lane 1:
==> flow/design.v (excerpt) <==
module top (
    input clk,                   
    input mode,                  
    input song,                  
    input plus,                  
    input minus,                 
    input rst,                   
    input set,                   
    input refer,                 
    input player1,               
    input player2,               
    output reg [8:0] rope,       
    output reg [1:0] sel,        
    output reg [1:0] ledr,       
    output reg [1:0] ledg,       
    output reg [1:0] ledb,       
    output reg [3:0] ledop,      
    output reg [7:0] segdata1,   
    output reg [7:0] segdata0,   
    output reg [7:0] seg,        
    output reg [7:0] sel8,       
    output reg ledplayer1,       
    output reg ledplayer2,       
    output reg buzzer,           
    output reg round_indicator_1, 
    output reg round_indicator_2 
);
Size in the first run: roughly 4900 cells after synthesis, ~820 flip-flops, ~68 I/O pins, ~47000 sq um of cells after synthesis.
Settings: LEC_CHECK=0, CAP_MARGIN=0, CORE_ASPECT_RATIO=1.18, CORE_MARGIN=8, CORE_UTILIZATION=32, CTS_CLUSTER_SIZE=58, GPL_TIMING_DRIVEN=0, HOLD_SLACK_MARGIN=0.03, MIN_ROUTING_LAYER=met1, SETUP_SLACK_MARGIN=-0.52, SLEW_MARGIN=20; clock period 10.4 ns.
run.sh (not shown) runs the stock make flow with config.mk's settings and CLKGATE_MAP_FILE=.
diff inputs: lane 1 => lane 2
Settings: clearing CORE_ASPECT_RATIO, which used to be 1.18; swapping 32 for 58 in CORE_UTILIZATION; clearing HOLD_SLACK_MARGIN, which used to be 0.03; swapping 0 for 20 in CAP_MARGIN; clearing SETUP_SLACK_MARGIN, which used to be -0.52; swapping 8 for 2 in CORE_MARGIN; clearing MIN_ROUTING_LAYER, which used to be met1; clearing CTS_CLUSTER_SIZE, which used to be 58; clearing GPL_TIMING_DRIVEN, which used to be 0; swapping 10.4 for 5.43 in the clock period (ns, I/O delays scaled along).
--- outcome ---
[compare] base=lane 1 new=lane 2: number of cells on the critical path dropped 13%; sequential cell area share climbed 0.74 points. Of lane 2 and lane 1, lane 1 shows the lower global-route usage, with lane 2 above it. Summary of lane 2 over lane 1: power shows an increase of 85%; post-route clock skew shows a reduction of 0.016 ns; register-to-register path setup slack shows a reduction of 2.19 ns.
Setup changes, lane 2 to lane 3
Settings: putting SETUP_SLACK_MARGIN at 0.95 where nothing was set; putting PLACE_DENSITY_LB_ADDON at 0.07 where nothing was set; putting ABC_AREA at 1 where nothing was set; swapping 5.43 for 10.6 in the clock period (ns, I/O delays scaled along).
--- outcome ---
Count of instantiated cells in the yosys netlist (higher): lane 3. The run showing the smaller maximum frequency is lane 3. When lane 3 is measured against lane 2, its total detailed-routing wirelength turns out 1.7% higher.
Inputs modified between lane 3 and lane 4:
Settings: setting CTS_CLUSTER_DIAMETER to 357 for the first time; removing ABC_AREA (formerly 1); removing SETUP_SLACK_MARGIN (formerly 0.95); changing CORE_UTILIZATION from 58 to 66; removing PLACE_DENSITY_LB_ADDON (formerly 0.07); setting PLACE_DENSITY to 0.6 for the first time; changing the clock period (ns, I/O delays scaled along) from 10.6 to 5.78.
Results
Biggest cell delay along the critical path for lane 4: 0.41 ns down relative to lane 3
Looking only at die size, and setting everything else aside, the lower value of lane 4 and lane 3 goes to lane 4.
Lane 3: full flow OK, the timing, DRC and antenna checks passed
Lane 4 completed every stage of the flow, and the final layout passed the timing, DRC and antenna checks.
On lane 4: final core utilization is 9.2 points higher than what lane 3 gave.
Looking at largest net degree at the start of global routing, lane 4 sits 17 below lane 3.
Sort lane 4 and lane 3 by share of the cycle needed by the critical path after routing desc -> top: lane 4
The inputs of lane 5 differ from those of lane 4 as listed below.
Settings: swapping 66 for 69 in CORE_UTILIZATION; putting CTS_CLUSTER_SIZE at 41 where nothing was set; clearing CTS_CLUSTER_DIAMETER, which used to be 357; swapping 5.78 for 6.83 in the clock period (ns, I/O delays scaled along).
Results
Lane 5 vs lane 4: total power down in lane 5
Summary — flip-flop and latch share of the layout cell area, lane 5 relative to lane 4: higher, by 0.45 points.
[compare] base=lane 4 new=lane 5: overall routed net length down 1100 um; portion of total power attributed to combinational logic moved up; met1 track utilization from global routing shows an increase of 1.5 points.

top again, from the RTL that the note above started with.
export LEC_CHECK = 0
export CAP_MARGIN = 20
export CORE_MARGIN = 2
export CORE_UTILIZATION = 72
export CTS_CLUSTER_SIZE = 35
export HOLD_SLACK_MARGIN = 0.3
export PLACE_DENSITY = 0.7
export SETUP_SLACK_MARGIN = 1.7
export SLEW_MARGIN = 20
create_clock -name core_clock -period 6.49 [get_ports {clk}]
Change:
Settings changed: CTS_CLUSTER_DIAMETER set to 357, CTS_CLUSTER_SIZE 35 to 29, HOLD_SLACK_MARGIN 0.3 to not set, PLACE_DENSITY 0.7 to 0.6, SETUP_SLACK_MARGIN 1.7 to not set.
Clock period 6.49 ns to 4.38 ns, I/O delays scaled along.
The changed run produced a layout that fails on negative setup slack.
Die area is unchanged.
Cell count increases by 0.33%.
Sequential power increases by 47%.
Count of clock-buffer cells in the layout decreases by 73.
Utilization decreases by 1.5 points.
Worst setup slack got worse by 1.9 ns.
Area after synthesis is unchanged.
Wire length decreases by 3.4%.
Clock power decreases by 22%.
First-iteration DRC count increases by 3.3%.
Change:
Settings changed: CORE_UTILIZATION 72 to 58, CTS_CLUSTER_DIAMETER 357 to not set, CTS_CLUSTER_SIZE 29 to not set.
Clock period 4.38 ns to 5.35 ns, I/O delays scaled along.
Result: Now the flow passed the timing, DRC and antenna checks; first-iteration DRC count shrinks by about 25%; final area is higher by about 3%; final cell count came out higher by about 3.7%; count of clock-buffer cells in the layout rose by 79; clock skew is higher by 0.0052 ns; combinational power came out lower by 20%; power goes down by 4.9%.
Change:
Settings changed: CORE_UTILIZATION 58 to 59, PLACE_DENSITY 0.6 to not set.
Clock period 5.35 ns to 5.09 ns, I/O delays scaled along.
Now the flow produced a layout that fails on negative setup slack; die area fell by 1.7%; worst hold slack hardly moves; power came out higher by 7.0%; area after synthesis stays the same; wire length went up by 1.1%; sequential share of layout area fell by 0.25 points; sequential power climbs by about 4%; clock skew came out lower by 0.0030 ns; cell count is about the same; non-clock buffer count goes up by 32; utilization increases by 1.6 points.
Change:
Settings changed: CORE_UTILIZATION 59 to 37, PLACE_DENSITY set to 0.6.
Clock period 5.09 ns to 11.3 ns, I/O delays scaled along.
The new run finished clean.
Via count goes down by about 2.3%.
Fmax goes down by 30%.
Count of clock-buffer cells in the layout goes up by 17.
Utilization goes down by 26 points.
Total power goes down by 55%.
Clock skew hardly moves.

== run 1 ==
top again, from the RTL that the note above started with.
Settings: LEC_CHECK=0, ABC_AREA=1, CAP_MARGIN=10, CELL_PAD_IN_SITES_DETAIL_PLACEMENT=1, CORE_ASPECT_RATIO=0.75, CORE_MARGIN=4, CORE_UTILIZATION=16, CTS_CLUSTER_SIZE=24, GPL_ROUTABILITY_DRIVEN=1, GPL_TIMING_DRIVEN=0, MAX_ROUTING_LAYER=met5, SLEW_MARGIN=0, TNS_END_PERCENT=90; clock period 6.83 ns.
Here is what was changed in the inputs of run 2 compared with run 1.
Settings: clearing CTS_CLUSTER_SIZE, which used to be 24; swapping 16 for 58 in CORE_UTILIZATION; swapping 1 for 0 in CELL_PAD_IN_SITES_DETAIL_PLACEMENT; clearing ABC_AREA, which used to be 1; swapping 90 for 80 in TNS_END_PERCENT; swapping met5 for met4 in MAX_ROUTING_LAYER; swapping 10 for 30 in CAP_MARGIN; clearing GPL_TIMING_DRIVEN, which used to be 0; clearing CORE_ASPECT_RATIO, which used to be 0.75; swapping 6.83 for 5.61 in the clock period (ns, I/O delays scaled along).
Results
- Run 2 completed every stage of the flow, and the final layout passed the timing, DRC and antenna checks.
- Run 2 gives more sequential share of layout area than run 1 did.
- The final reports for run 2 and run 1 show number of global-route vias before repair lower in the former.
- Inverter tally of the final layout excluding the clock network of run 2 falls short of that of run 1 by more than half.
- Die outline width: run 2 vs run 1 down about 54%
- Of run 2 and run 1, it is run 2 that has the higher detail-routed via count per cell.
- Going from run 1 to run 2, clock share of power lost 7.6 points, total buffers and inverters traversed by the critical path fell 2, reported combinational group power rose about 90%.
- Est. power | run 2 vs run 1 | run 2 higher
- Compared with run 1, in run 2 wire length on met3 went down by 39%, core utilization went up by 47 points.
Relative to run 2, the following input files were edited for run 3:
Settings: putting CTS_CLUSTER_SIZE at 24 where nothing was set; swapping 30 for 35 in CAP_MARGIN; swapping 80 for 20 in TNS_END_PERCENT; swapping 0 for 1 in CELL_PAD_IN_SITES_DETAIL_PLACEMENT; swapping 58 for 16 in CORE_UTILIZATION; putting CORE_ASPECT_RATIO at 0.52 where nothing was set; putting GPL_TIMING_DRIVEN at 0 where nothing was set; swapping 5.61 for 6.83 in the clock period (ns, I/O delays scaled along).
Notes after the runs:
Relative to run 2, part of the cycle the worst path needs has increased by 1.8 points in run 3.
Run 3 vs run 2 — total global routing track utilization dropped 15 points.
Compare run 3 and run 2 | post-route core utilization lower: run 3
Of run 3 and run 2, the higher highest fanout seen on the critical path belongs to run 2.
Compared with run 2, in run 3 net switching fraction of the power now sits higher, total number of vias grew by 2889, final cell area excluding filler cells +6.4%.
diff inputs: run 3 => run 4
Settings: CTS_CLUSTER_SIZE now 41, was 24; MAX_ROUTING_LAYER no longer set, was met4; PLACE_DENSITY_LB_ADDON now 0.0, previously not set; GPL_TIMING_DRIVEN no longer set, was 0; SLEW_MARGIN now 20, was 0; CAP_MARGIN now 30, was 35; TNS_END_PERCENT no longer set, was 20; HOLD_SLACK_MARGIN now 0.27, previously not set; CORE_MARGIN now 2, was 4; CORE_ASPECT_RATIO no longer set, was 0.52; GPL_ROUTABILITY_DRIVEN no longer set, was 1; SETUP_SLACK_MARGIN now 1.5, previously not set; CELL_PAD_IN_SITES_DETAIL_PLACEMENT no longer set, was 1; CORE_UTILIZATION now 72, was 16.
==> results <==
- As far as hold violation count in the final report goes, run 4 and run 3 are indistinguishable; the numbers are identical.
- Per the comparison of run 4 with run 3, time the final worst path needs with I/O delays and setup went down by 1220 ps, reported net switching power went down by 0.77 mW.
- From run 3 to run 4 the numbers moved as follows: design area fell by 3600 um^2, arrival time of the worst setup path fell by 1260 ps, transition time at the pin with the least slew margin rose by 47 ps, sum of buffers and inverters on the critical path rose by 4.
- For run 4, the most utilized layer in the global route result was met2, unlike run 3, where it was met1.
- Going from run 3 to run 4, the via count was found to have gone down by 1642.
Edits applied to the flow inputs when going from run 4 to run 5:
Settings: removing SETUP_SLACK_MARGIN (formerly 1.5); setting ABC_AREA to 1 for the first time; setting MAX_ROUTING_LAYER to met4 for the first time; changing CORE_UTILIZATION from 72 to 16; changing CAP_MARGIN from 30 to 10; changing CORE_MARGIN from 2 to 4; setting GPL_TIMING_DRIVEN to 0 for the first time; setting CORE_ASPECT_RATIO to 0.75 for the first time; setting TNS_END_PERCENT to 55 for the first time; setting CELL_PAD_IN_SITES_DETAIL_PLACEMENT to 1 for the first time; changing CTS_CLUSTER_SIZE from 41 to 24; removing PLACE_DENSITY_LB_ADDON (formerly 0.0); changing SLEW_MARGIN from 20 to 0; setting GPL_ROUTABILITY_DRIVEN to 1 for the first time; removing HOLD_SLACK_MARGIN (formerly 0.27).
- The critical path's slowest cell comes out sky130_fd_sc_hd__dfrtp_2 in one run and sky130_fd_sc_hd__ha_1 in the other, namely in run 4 and run 5 respectively.
- Delta (run 5 minus run 4): clock network fraction of design power increased 9.5 points, post-route worst setup slack decreased 800 ps.
- Diff run 4 -> run 5: utilization after layout fell 62 points, Yosys chip area rose about 1.3%.
- Run 5 closes out successfully: all stages finished, all timing, DRC and antenna checks passed.
- Summary: with run 4 as the reference, clock-buffer cell count in run 5 moved up by more than a quarter.
- From run 4 to run 5 the numbers moved as follows: non-clock buffer count moved down, clock period minus final worst setup slack rose by 800 ps.
- Between run 4 and run 5, the inverter count is higher for run 5.
- Relative to run 4, the signal arrival time at the worst endpoint of run 5 is higher by 800 ps.
- Run 4 has a higher register share of total power than run 5.
- Run 5 has leakage power total above what run 4 had.

run A:
Starting RTL as in the previous note.
clock: 6.49 ns
lec_check: 0
cap_margin: 20
core_margin: 2
core_utilization: 72
cts_cluster_size: 35
hold_slack_margin: -0.1
max_routing_layer: met4
place_density: 0.7
setup_slack_margin: 1.7
slew_margin: 20
Run A finished every stage and its layout cleared the timing, DRC and antenna checks.
Setup changes, run A to run B
- PLACE_DENSITY no longer set, was 0.7
- MAX_ROUTING_LAYER no longer set, was met4
- CTS_CLUSTER_SIZE now 36, was 35
- HOLD_SLACK_MARGIN no longer set, was -0.1
- SETUP_SLACK_MARGIN now 0.8, was 1.7
- the clock period (ns, I/O delays scaled along) now 5.09, was 6.49
Findings:
Status run B: flow complete, layout not clean - setup timing
The setup slack of run B is smaller than that of run A.
Share of total power in combinational logic across run A and run B: no real change.
Comparing run A and run B, the lower final area was measured on run A.
Compare run A and run B | period utilization higher: run B
On total area of sequential cells, run A and run B are neck and neck.
Cmp run A and run B / post-detailed-placement half-perimeter wirelength / higher: run B
Taking run A as the reference point, the post-cts resize count of run B falls by about 60%.
Number of setup violations in the final report | run B above run A
Re average size of a mapped cell: no difference whatsoever between run B and run A.
Worst path required time down 1.42 ns in run B wrt run A
Core utilization: run B vs run A up 0.95 points
Inputs modified between run B and run C:
- CTS_CLUSTER_SIZE: 36 -> 41
- PLACE_DENSITY_LB_ADDON: unset -> 0.0
- SETUP_SLACK_MARGIN: 0.8 -> 1.5
- the clock period (ns, I/O delays scaled along): 5.09 -> 6.83
Notes after the runs:
- Run C: done, clean on timing, DRC and antenna
- The sequential group share of total power was comparable across run C and run B.
- Of run C and run B, it is run C that has the higher first-iteration DRC count.
- Comparing run B against run C, there is no change at all in floorplan die area.
- When run C is set beside run B, its power share of the combinational group turns out to be 0.2 points smaller.
- Comparing run C and run B, worst hold slack is lower on run C.
- Compared to run B, run C leaves more free space in the core.
For run D, these inputs were changed with respect to run C:
- an added MAX_ROUTING_LAYER of met4
- an added GPL_TIMING_DRIVEN of 0
- an added GPL_ROUTABILITY_DRIVEN of 1
- a change of CORE_MARGIN from 2 to 4
- a change of CORE_UTILIZATION from 72 to 16
- an added TNS_END_PERCENT of 80
- a deleted PLACE_DENSITY_LB_ADDON that had been 0.0
- a change of CAP_MARGIN from 20 to 30
- an added CELL_PAD_IN_SITES_DETAIL_PLACEMENT of 1
- a deleted CTS_CLUSTER_SIZE that had been 41
- a deleted SETUP_SLACK_MARGIN that had been 1.5
- a change of SLEW_MARGIN from 20 to 0
==> results <==
- Going from run C to run D, layout net count has increased; number of levels in the clock H-tree flat; part of the total power dissipated in combinational logic rose by 2.9 points; routed wire length shows an increase of 22%; overall die height higher.
- Run D finished end to end and its layout was clean on timing, DRC and antenna.

Setup of job 101:
top again, from the RTL that the note above started with.
Design top, start of the top module:
module top (
    input clk,                   
    input mode,                  
    input song,                  
    input plus,                  
    input minus,                 
    input rst,                   
    input set,                   
    input refer,                 
    input player1,               
    input player2,               
    output reg [8:0] rope,       
    output reg [1:0] sel,        
    output reg [1:0] ledr,       
    output reg [1:0] ledg,       
    output reg [1:0] ledb,       
    output reg [3:0] ledop,      
    output reg [7:0] segdata1,   
    output reg [7:0] segdata0,   
    output reg [7:0] seg,        
    output reg [7:0] sel8,       
    output reg ledplayer1,       
    output reg ledplayer2,       
    output reg buzzer,           
    output reg round_indicator_1, 
    output reg round_indicator_2 
);
clock: 5.72 ns
lec_check: 0
cap_margin: 0
core_aspect_ratio: 1.63
core_margin: 8
core_utilization: 32
cts_cluster_size: 58
gpl_timing_driven: 0
hold_slack_margin: 0.03
min_routing_layer: met1
setup_slack_margin: -0.52
slew_margin: 20
Job 101 finished every stage; the final checks, however, were not passed, the failures being negative setup slack.
> inputs changed (job 101 -> job 102)
- clearing SETUP_SLACK_MARGIN, which used to be -0.52
- swapping 32 for 69 in CORE_UTILIZATION
- clearing CTS_CLUSTER_SIZE, which used to be 58
- putting PLACE_DENSITY at 0.6 where nothing was set
- clearing CORE_ASPECT_RATIO, which used to be 1.63
- clearing MIN_ROUTING_LAYER, which used to be met1
- swapping 0 for 20 in CAP_MARGIN
- clearing HOLD_SLACK_MARGIN, which used to be 0.03
- clearing GPL_TIMING_DRIVEN, which used to be 0
- swapping 8 for 2 in CORE_MARGIN
- putting CTS_CLUSTER_DIAMETER at 253 where nothing was set
- swapping 5.72 for 5.66 in the clock period (ns, I/O delays scaled along)
Notes after the runs:
Job 102 | status: complete | timing, DRC, antenna: pass
[flow] job 101 | stages: complete | final checks: fail | reason: negative setup slack
The worst slew margin relative to its limit of job 102 falls short of that of job 101 by 2.6 points.
Going from job 101 to job 102, post-placement setup slack grows by 2.09 ns.
The count of buffers not belonging to the clock network in the layout in job 102 sits 89 below the value recorded for job 101.
Job 102 -> job 101: footprint of the multi-input gates flat
Run comparison: job 101 timing startpoint of the critical path bgm.cnt2[1]; job 102 timing startpoint of the critical path bgm.cnt2[0]
On job 102: switching share of power is 0.76 points lower than what job 101 gave.
Higher wire length was reported by job 101, not job 102.
[compare] base=job 101 new=job 102: power share of the combinational group lower; global-route usage saw an increase; area growth from synthesis to layout went down.
## Diff of input files: job 103 against job 102
- CTS_CLUSTER_DIAMETER: 253 -> unset
- CORE_UTILIZATION: 69 -> 40
- SETUP_SLACK_MARGIN: unset -> -0.66
- the clock period (ns, I/O delays scaled along): 5.66 -> 7.79
Notes after the runs:
Initial antenna violation count, job 103 and job 102, higher one = job 102.
The die of job 103 is larger than the one used in job 102.
The run showing the smaller final net count is job 103.
Compared with job 102, job 103 shows total power that has gone down by more than 10%.
For antenna diode instance count, job 103 and job 102 come out practically identical.
Power figures rest on the tool's default switching activity, not on a simulated workload.
